## run 1
Design ATM_TOP, start of the top module:
module ATM_TOP #(parameter  P_WIDTH = 16,
                            B_WIDTH = 20, 
							C_WIDTH = 6)
( 
    input   wire                    clk,
    input   wire                    rst,
	input wire [C_WIDTH-1:0]         card_number,
	input wire                       card_in,
    input wire                      button_0,
    input wire                      button_1,
    input wire                      button_2,
    input wire                      button_3,
    input wire                      button_4,
    input wire                      button_5,
    input wire                      button_6,
    input wire                      button_7,
    input wire                      button_8,
    input wire                      button_9,
    input wire                      enter_button,
    input wire                      cancel_button,
    input wire                      withdraw_button,
    input wire                      deposit_button,
    input wire                      show_balance,
	input wire                      another_service,
    input wire                      English_button,
    input wire                      Arabic_button,
	input wire                      multiple_100_button,
    input wire                      multiple_1000_button,
    input wire     [B_WIDTH-1:0]     actual_deposit_value,
	input wire [31:0]                threshold,
	output wire	                         card_out,
	output wire  [B_WIDTH-1:0]     updated_balance,  
	output wire                    operation_done, 
	output wire                    error,
	output wire                    wrong_password
	);
export LEC_CHECK = 0
export CAP_MARGIN = 20
export CORE_MARGIN = 2
export CORE_UTILIZATION = 72
export CTS_CLUSTER_SIZE = 88
export PLACE_DENSITY = 0.4
export SLEW_MARGIN = 20
create_clock -name core_clock -period 3.48 [get_ports {clk}]
run.sh (not shown) runs the stock make flow with config.mk's settings and CLKGATE_MAP_FILE=.
Run 1 finished every stage; the final checks, however, were not passed, the failures being setup timing.
--- input diff run 1..run 2 ---
- SETUP_SLACK_MARGIN newly set to 0.55
- PLACE_DENSITY removed (was 0.4)
- CTS_CLUSTER_SIZE changed from 88 to 100
- ABC_AREA newly set to 1
- CTS_CLUSTER_DIAMETER newly set to 375
- the clock period (ns, I/O delays scaled along) changed from 3.48 to 2.97
## What came out
- No final results exist for run 2, since it was stopped by error DPL-0033 during clock tree synthesis.
- What the final checks of run 1 revealed, after a flow that finished every stage, was a layout that fails on setup timing.
- Of run 1 and run 2, run 1 shows the lower post-synthesis simple-gate area fraction, with run 2 above it.
- From run 1 to run 2 the numbers moved as follows: count of distinct cell types in the synthesized netlist decreased 13; number of placement rows increased 2.
- Looking at placer congestion estimate, run 2 sits about 6% higher than run 1 does.
- Run 2 gives more instance area at placement than run 1 did.
- Compared with run 1, run 2 shows share of synthesized cell area in and-or and or-and compound cells lower by 3.8 points.
- Run 2 vs. run 1: post-synthesis cell area higher; post-synth area from yosys stat increased by 6.7% relative to the old numbers; worst slack at placement rose 0.092 ns.
- Run 2 ends up with a post-synthesis mux area share that is 15 points lower than in run 1.
Input changes introduced in run 3 (baseline for comparison: run 2):
- removing CTS_CLUSTER_SIZE (formerly 100)
- removing SETUP_SLACK_MARGIN (formerly 0.55)
- removing CTS_CLUSTER_DIAMETER (formerly 375)
- removing ABC_AREA (formerly 1)
- changing CORE_UTILIZATION from 72 to 40
- changing the clock period (ns, I/O delays scaled along) from 2.97 to 6.0
Notes after the runs:
No stage failed in run 3, and the final checks on the layout all came back clean.
Number of placed instances with taps included (higher): run 2
Run 3 against run 2: core region area increased by 0.019 mm^2 relative to the old numbers; area fraction in full adders, half adders and majority gates increased by 0.19 points relative to the old numbers.
Summary of run 3 over run 2: initial core utilization decreased 32 points; area share of and-or/or-and cells after synthesis now sits higher; register area share after synthesis moved up; count of distinct cell types in the synthesized netlist rose 23%.
Diff run 2 -> run 3: area after synthesis saw a decrease; post-placement worst setup slack climbed 1.08 ns.
[inputs] run 4 vs run 3
- SETUP_SLACK_MARGIN newly set to 0.88
- CORE_UTILIZATION changed from 40 to 61
- the clock period (ns, I/O delays scaled along) changed from 6.0 to 3.96
--- outcome ---
- Taking run 3 as the reference point, the logic depth of the worst setup path including buffers of run 4 rises by 7.
- Delta(power drawn by the combinational cells, run 4 - run 3) > 0
- Across run 3 and run 4, the outcome is the same: a clean finish for every run.
- Run 4: all-layer global routing usage is 10 points higher than what run 3 reported.
- [compare] base=run 3 new=run 4: total power increased by 58% relative to the old numbers; synthesized area closely matched the old numbers; buffer-and-inverter tally for the worst setup path decreased by 3 relative to the old numbers.
- Comparing cell leakage power for run 3 and run 4, the smaller number came from run 3.
- U0_ATM_FSM.updated_balance[19] as the capture point of the critical path was reported by run 4, and operation_done by run 3.
What run 5 does differently from run 4 at the input level:
- setting ABC_AREA to 1 for the first time
- removing SETUP_SLACK_MARGIN (formerly 0.88)
- setting CTS_CLUSTER_DIAMETER to 196 for the first time
- changing CORE_UTILIZATION from 61 to 70
- changing the clock period (ns, I/O delays scaled along) from 3.96 to 2.97
==> comparison <==
- Routing usage on met2: higher on run 5
- After detailed routing, run 4 needs less wire than run 5.
- Post-placement cell count (lower): run 4
- Register-to-register slack for run 5 is lower than for run 4.
- Run 5 against run 4: biggest cell delay along the critical path has remained practically unchanged; highest clock rate has increased; worst reg-to-reg path cell count has increased.
- Run 5 vs run 4 — cell row count dropped about 3%.
- Run 4 finished all stages; the layout is clean.
- The layout from run 5, despite a flow that completed every stage, fails the layout checks, with the failing checks listed as setup timing.

---

## build 71
ATM_TOP again, from the RTL that the note above started with.
Settings: LEC_CHECK=0, CAP_MARGIN=20, CORE_MARGIN=2, CORE_UTILIZATION=66, CTS_CLUSTER_DIAMETER=363, GPL_ROUTABILITY_DRIVEN=0, MAX_ROUTING_LAYER=met5, PLACE_DENSITY_LB_ADDON=0.24, SETUP_SLACK_MARGIN=0.9, SLEW_MARGIN=35; clock period 8.37 ns.
The following lists how build 91 was set up differently from build 71:
==> flow/config.mk <==
export PLATFORM = sky130hd
export DESIGN_NAME = ATM_TOP
export DESIGN_NICKNAME = ATM_TOP
export VERILOG_FILES = /design/flow/design.v
export SDC_FILE = /design/flow/constraint.sdc
export NUM_CORES = 4
export LEC_CHECK = 0
export CAP_MARGIN = 20
export CORE_MARGIN = 2
export CORE_UTILIZATION = 67
export SETUP_SLACK_MARGIN = 1.17
export SLEW_MARGIN = 20
==> flow/constraint.sdc <==
create_clock -name core_clock -period 4.28 [get_ports {clk}]
set_input_delay 0.8560 -clock core_clock [delete_from_list [all_inputs] [get_ports {clk}]]
set_output_delay 0.8560 -clock core_clock [all_outputs]
set_load 0.01 [all_outputs]
Findings:
The worst min-delay path category comes out reg -> reg in one run and in -> async in the other, namely in build 71 and build 91 respectively.
Classification of the worst setup path = in -> out: build 71; classification of the worst setup path = reg -> reg: build 91
Utilization build 71 -> build 91: up
Build 91 against build 71: internal power of the cells increased by about 110% relative to the old numbers; synthesis-to-finish area growth increased by 6.2 points relative to the old numbers.
Input-level comparison between build 61 and build 91:
diff --git a/flow/config.mk b/flow/config.mk
--- a/flow/config.mk
+++ b/flow/config.mk
@@ -9,4 +9,6 @@
 export CORE_MARGIN = 2
-export CORE_UTILIZATION = 67
-export SETUP_SLACK_MARGIN = 1.17
+export CORE_UTILIZATION = 40
+export CTS_CLUSTER_SIZE = 80
+export HOLD_SLACK_MARGIN = -0.02
 export SLEW_MARGIN = 20
+export TNS_END_PERCENT = 85
==> flow/constraint.sdc <==
create_clock -name core_clock -period 6.0 [get_ports {clk}]
set_input_delay 1.2000 -clock core_clock [delete_from_list [all_inputs] [get_ports {clk}]]
set_output_delay 1.2000 -clock core_clock [all_outputs]
set_load 0.01 [all_outputs]
--- outcome ---
The lower overall fraction of global-route tracks in use came out of build 61. Final estimated routing congestion in global placement of build 61 falls short of that of build 91 by a few percent. Post-CTS resize count: build 91 and build 61 compared, higher one is build 91. Summary of build 61 over build 91: die area higher; fraction of area in registers higher; area fraction in mux cells roughly the same.
Input-level comparison between build 12 and build 61:
diff --git a/flow/config.mk b/flow/config.mk
--- a/flow/config.mk
+++ b/flow/config.mk
@@ -9,6 +9,3 @@
 export CORE_MARGIN = 2
-export CORE_UTILIZATION = 40
-export CTS_CLUSTER_SIZE = 80
-export HOLD_SLACK_MARGIN = -0.02
+export CORE_UTILIZATION = 39
 export SLEW_MARGIN = 20
-export TNS_END_PERCENT = 85
==> flow/constraint.sdc <==
create_clock -name core_clock -period 5.35 [get_ports {clk}]
set_input_delay 1.0700 -clock core_clock [delete_from_list [all_inputs] [get_ports {clk}]]
set_output_delay 1.0700 -clock core_clock [all_outputs]
set_load 0.01 [all_outputs]
--- outcome ---
Summary of build 12 over build 61: sum of internal, switching and leakage power shows an increase of 830 uW, standard-cell row count increased by about 1.3% relative to the old numbers, switching power higher, combinational share of power decreased by 0.2 points relative to the old numbers.
#### Input delta (build 81 over build 12)
diff --git a/flow/config.mk b/flow/config.mk
--- a/flow/config.mk
+++ b/flow/config.mk
@@ -9,3 +9,3 @@
 export CORE_MARGIN = 2
-export CORE_UTILIZATION = 39
+export CORE_UTILIZATION = 40
 export SLEW_MARGIN = 20
==> flow/constraint.sdc <==
create_clock -name core_clock -period 7.66 [get_ports {clk}]
set_input_delay 1.5320 -clock core_clock [delete_from_list [all_inputs] [get_ports {clk}]]
set_output_delay 1.5320 -clock core_clock [all_outputs]
set_load 0.01 [all_outputs]
## What came out
Build 12 has higher layout buffering overhead excluding clock cells than build 81.
Compared with build 12, build 81 is more frugal on power.
Share of the final layout cell area in multi-input gates: build 81 vs build 12 up 0.39 points
Cmp build 81 and build 12 / share of power burned in combinational logic / higher: build 81
Number of buffers added by the clock tree synthesis step went down by a few percent going from build 12 to build 81.
> inputs changed (build 81 -> build 74)
diff --git a/flow/config.mk b/flow/config.mk
--- a/flow/config.mk
+++ b/flow/config.mk
@@ -9,3 +9,6 @@
 export CORE_MARGIN = 2
-export CORE_UTILIZATION = 40
+export CORE_UTILIZATION = 70
+export CTS_CLUSTER_SIZE = 38
+export PLACE_DENSITY = 0.64
+export SETUP_SLACK_MARGIN = 1.17
 export SLEW_MARGIN = 20
==> flow/constraint.sdc <==
create_clock -name core_clock -period 4.28 [get_ports {clk}]
set_input_delay 0.8560 -clock core_clock [delete_from_list [all_inputs] [get_ports {clk}]]
set_output_delay 0.8560 -clock core_clock [all_outputs]
set_load 0.01 [all_outputs]
==> comparison <==
In the reports for build 74 and build 81, the smaller utilization after layout belongs to build 81.
Cell count delta for build 74 relative to build 81: 162 lower
In build 74 the total power turned out 88% higher than in build 81.
For final routed wirelength across all metal layers, dividing the value from build 81 by the value from build 74 gives 0.79.
Compared to build 81, build 74 was floorplanned on a smaller die.
Cmp build 74 and build 81 / critical path depth / lower: build 81
The slowest cell on the critical path comes out sky130_fd_sc_hd__clkdlybuf4s50_1 in one run and sky130_fd_sc_hd__a2111oi_1 in the other, namely in build 81 and build 74 respectively.
Sequential fraction of total cell area (build 74 over build 81): decrease, 3.4 points
A launching element of the worst setup path of actual_deposit_value[18] is what build 81 shows, while U0_user_interface.entry_value[8] belongs to build 74.

---

Starting RTL as in the previous note.
clock: 2.14 ns
lec_check: 0
abc_area: 1
cap_margin: 0
core_margin: 2
core_utilization: 72
cts_cluster_diameter: 355
cts_cluster_size: 96
place_density: 0.4
slew_margin: 20
The starting point did not get past 4_1_cts with DPL-0033.
Change:
- CAP_MARGIN: 0 -> 5
- CTS_CLUSTER_DIAMETER: 355 -> unset
- CTS_CLUSTER_SIZE: 96 -> 15
- PLACE_DENSITY: 0.4 -> 0.94
- SETUP_SLACK_MARGIN: unset -> 1.08
- clock period: 2.14 -> 3.7 ns (I/O delays scaled with it)
=> The new run aborted during 5_1_grt on GRT-0232. Synthesized cell count is unchanged. Area after synthesis is unchanged. Die area does not change.
Change:
- ABC_AREA: 1 -> unset
- CAP_MARGIN: 5 -> 20
- CORE_UTILIZATION: 72 -> 15
- CTS_CLUSTER_SIZE: 15 -> unset
- PLACE_DENSITY: 0.94 -> unset
- SETUP_SLACK_MARGIN: 1.08 -> unset
- clock period: 3.7 -> 7.4 ns (I/O delays scaled with it)
=>
- The new run went through all stages and came out clean
- synthesized cell count goes down by 33%
- die area goes up to 4.4 times its value
- synthesized area goes down by 6.2%
Change:
- ABC_AREA: unset -> 1
- CORE_UTILIZATION: 15 -> 72
- CTS_CLUSTER_DIAMETER: unset -> 375
- clock period: 7.4 -> 3.46 ns (I/O delays scaled with it)
Synthesized area is higher by a few percent.
Clock skew is about the same.
Non-clock buffer count is higher by 54.
Total power is higher by well over a third.
Core utilization is higher by 66 points.
Final area barely changes.
Setup slack gets worse by 1300 ps.
Final cell count is lower by roughly a tenth.
Register-to-register slack gets worse by 3000 ps.
Sequential power is higher by well over a third.
Critical path depth is higher by 15.
Change:
- ABC_AREA: 1 -> unset
- CORE_UTILIZATION: 72 -> 40
- CTS_CLUSTER_DIAMETER: 375 -> unset
- clock period: 3.46 -> 5.35 ns (I/O delays scaled with it)
Outcome: Sequential share of layout area rises by 2.4 points; power falls by well over a third; setup slack gains 320 ps; worst hold slack gains 320 ps; routed wire length falls by about a fifth; die area rises by well over a third; synthesized area falls by a few percent.

---

== job 9383 ==
ATM_TOP again, from the RTL that the note above started with.
clock: 9.34 ns
lec_check: 0
cap_margin: 20
cell_pad_in_sites_detail_placement: 0
cell_pad_in_sites_global_placement: 1
core_margin: 6
core_utilization: 23
cts_cluster_size: 82
gpl_routability_driven: 1
gpl_timing_driven: 1
hold_slack_margin: 0.14
max_routing_layer: met5
min_routing_layer: met2
place_density: 0.49
setup_slack_margin: 1.33
slew_margin: 20
tns_end_percent: 65
> inputs changed (job 9383 -> job 9169)
- a change of CORE_UTILIZATION from 23 to 57
- a change of CTS_CLUSTER_SIZE from 82 to 71
- a change of CAP_MARGIN from 20 to 10
- a change of CORE_MARGIN from 6 to 2
- a deleted PLACE_DENSITY that had been 0.49
- a deleted HOLD_SLACK_MARGIN that had been 0.14
- a deleted TNS_END_PERCENT that had been 65
- an added PLACE_DENSITY_LB_ADDON of 0.13
- a change of MIN_ROUTING_LAYER from met2 to met1
- a change of CELL_PAD_IN_SITES_DETAIL_PLACEMENT from 0 to 2
- a change of CELL_PAD_IN_SITES_GLOBAL_PLACEMENT from 1 to 3
- a change of GPL_TIMING_DRIVEN from 1 to 0
## What came out
Job 9383 -> job 9169: synthesized area flat. Job 9383 -> job 9169: cell count listed in synth_stat.txt delta 0, exact match. Job 9169 has die extent in x below what job 9383 had. From job 9383 to job 9169, number of flops mapped to enable cells by yosys did not move at all. On number of instances in the synthesized netlist, job 9383 tracks job 9169 almost exactly. Compare job 9383 and job 9169 | vertical die dimension higher: job 9383. Of job 9383 and job 9169, the lower floorplan-stage core utilization belongs to job 9383. Compared with job 9383, area of the die in job 9169 decreased by more than half. Summary of the comparison: cell row count is lower in job 9169, relative to job 9383. Job 9169: aborted in 3_1_place_gp_skip_io (tool error).
> inputs changed (job 9169 -> job 3183)
- CELL_PAD_IN_SITES_GLOBAL_PLACEMENT removed (was 3)
- ABC_AREA newly set to 1
- GPL_TIMING_DRIVEN removed (was 0)
- SETUP_SLACK_MARGIN changed from 1.33 to -0.18
- CTS_CLUSTER_SIZE changed from 71 to 74
- CORE_UTILIZATION changed from 57 to 72
- PLACE_DENSITY newly set to 0.67
- PLACE_DENSITY_LB_ADDON removed (was 0.13)
- CELL_PAD_IN_SITES_DETAIL_PLACEMENT removed (was 2)
- the clock period (ns, I/O delays scaled along) changed from 9.34 to 3.11
From the logs: job 3183 reached the end of the flow and failed the layout checks with negative setup slack. Synthesized cell count for job 3183: 868 up relative to job 9169. Comparing number of nets at floorplan for job 3183 and job 9169, the smaller number came from job 9169. Looking at mux contribution to synthesized area, job 3183 sits below job 9169. Taking job 9169 as the reference point, the die size of job 3183 falls by 15%.
For job 1507, these inputs were changed with respect to job 3183:
- CAP_MARGIN now 5, was 10
- PLACE_DENSITY now 0.66, was 0.67
- ABC_AREA no longer set, was 1
- MAX_ROUTING_LAYER no longer set, was met5
- CTS_CLUSTER_SIZE now 22, was 74
- SETUP_SLACK_MARGIN now -0.35, was -0.18
- GPL_ROUTABILITY_DRIVEN no longer set, was 1
- MIN_ROUTING_LAYER no longer set, was met1
- the clock period (ns, I/O delays scaled along) now 3.7, was 3.11
[summary]
Clock skew: job 1507 better than job 3183
Against job 3183, job 1507 comes in 126 lower on number of ordinary inverters in the final layout.
Job 1507 finished every stage; the final checks, however, were not passed, the failures being negative setup slack.
Job 1507 vs job 3183: via count down by more than a quarter
Delta(amount of wire on met3 after detailed routing, job 1507 - job 3183) < 0
When job 1507 is set beside job 3183, its ratio of total power to cell area turns out to be 97 nW/µm² smaller.
Synthesized cell count went down by more than a quarter going from job 3183 to job 1507.
Going from job 3183 to job 1507, count of clock-buffer cells in the layout shrank by a few percent.
Job 1507 reports a higher part of the Yosys area used for sequential elements than job 3183 does.
Taking job 3183 as the reference, in job 1507 detailed placer's ending HPWL lower, buffer count from post-CTS setup fixing lower, total die area lower.
For job 4471, these inputs were changed with respect to job 1507:
- PLACE_DENSITY no longer set, was 0.66
- CORE_UTILIZATION now 40, was 72
- CTS_CLUSTER_SIZE no longer set, was 22
- CAP_MARGIN now 20, was 5
- SETUP_SLACK_MARGIN now 1.37, was -0.35
- the clock period (ns, I/O delays scaled along) now 5.35, was 3.7
Notes after the runs:
Both conditions hold for job 4471: the flow ran to the end and the final layout passed the timing, DRC and antenna checks. Job 1507 → job 4471: portion of total power attributed to combinational logic fell by 1.2 points, number of cells after detailed placement rose by 199, final HPWL from detailed placement rose by 2.2%, via count of the first global-routing pass fell by 1,295. Going from job 1507 to job 4471, the final cell count was found to have gone up by about 10%. The largest net degree at the start of global routing of job 4471 exceeds that of job 1507 by about 40%. The run showing the greater share of the clock period used by the worst path after layout is job 1507. The final reports for job 4471 and job 1507 show utilization lower in the former.
Power figures rest on the tool's default switching activity, not on a simulated workload.
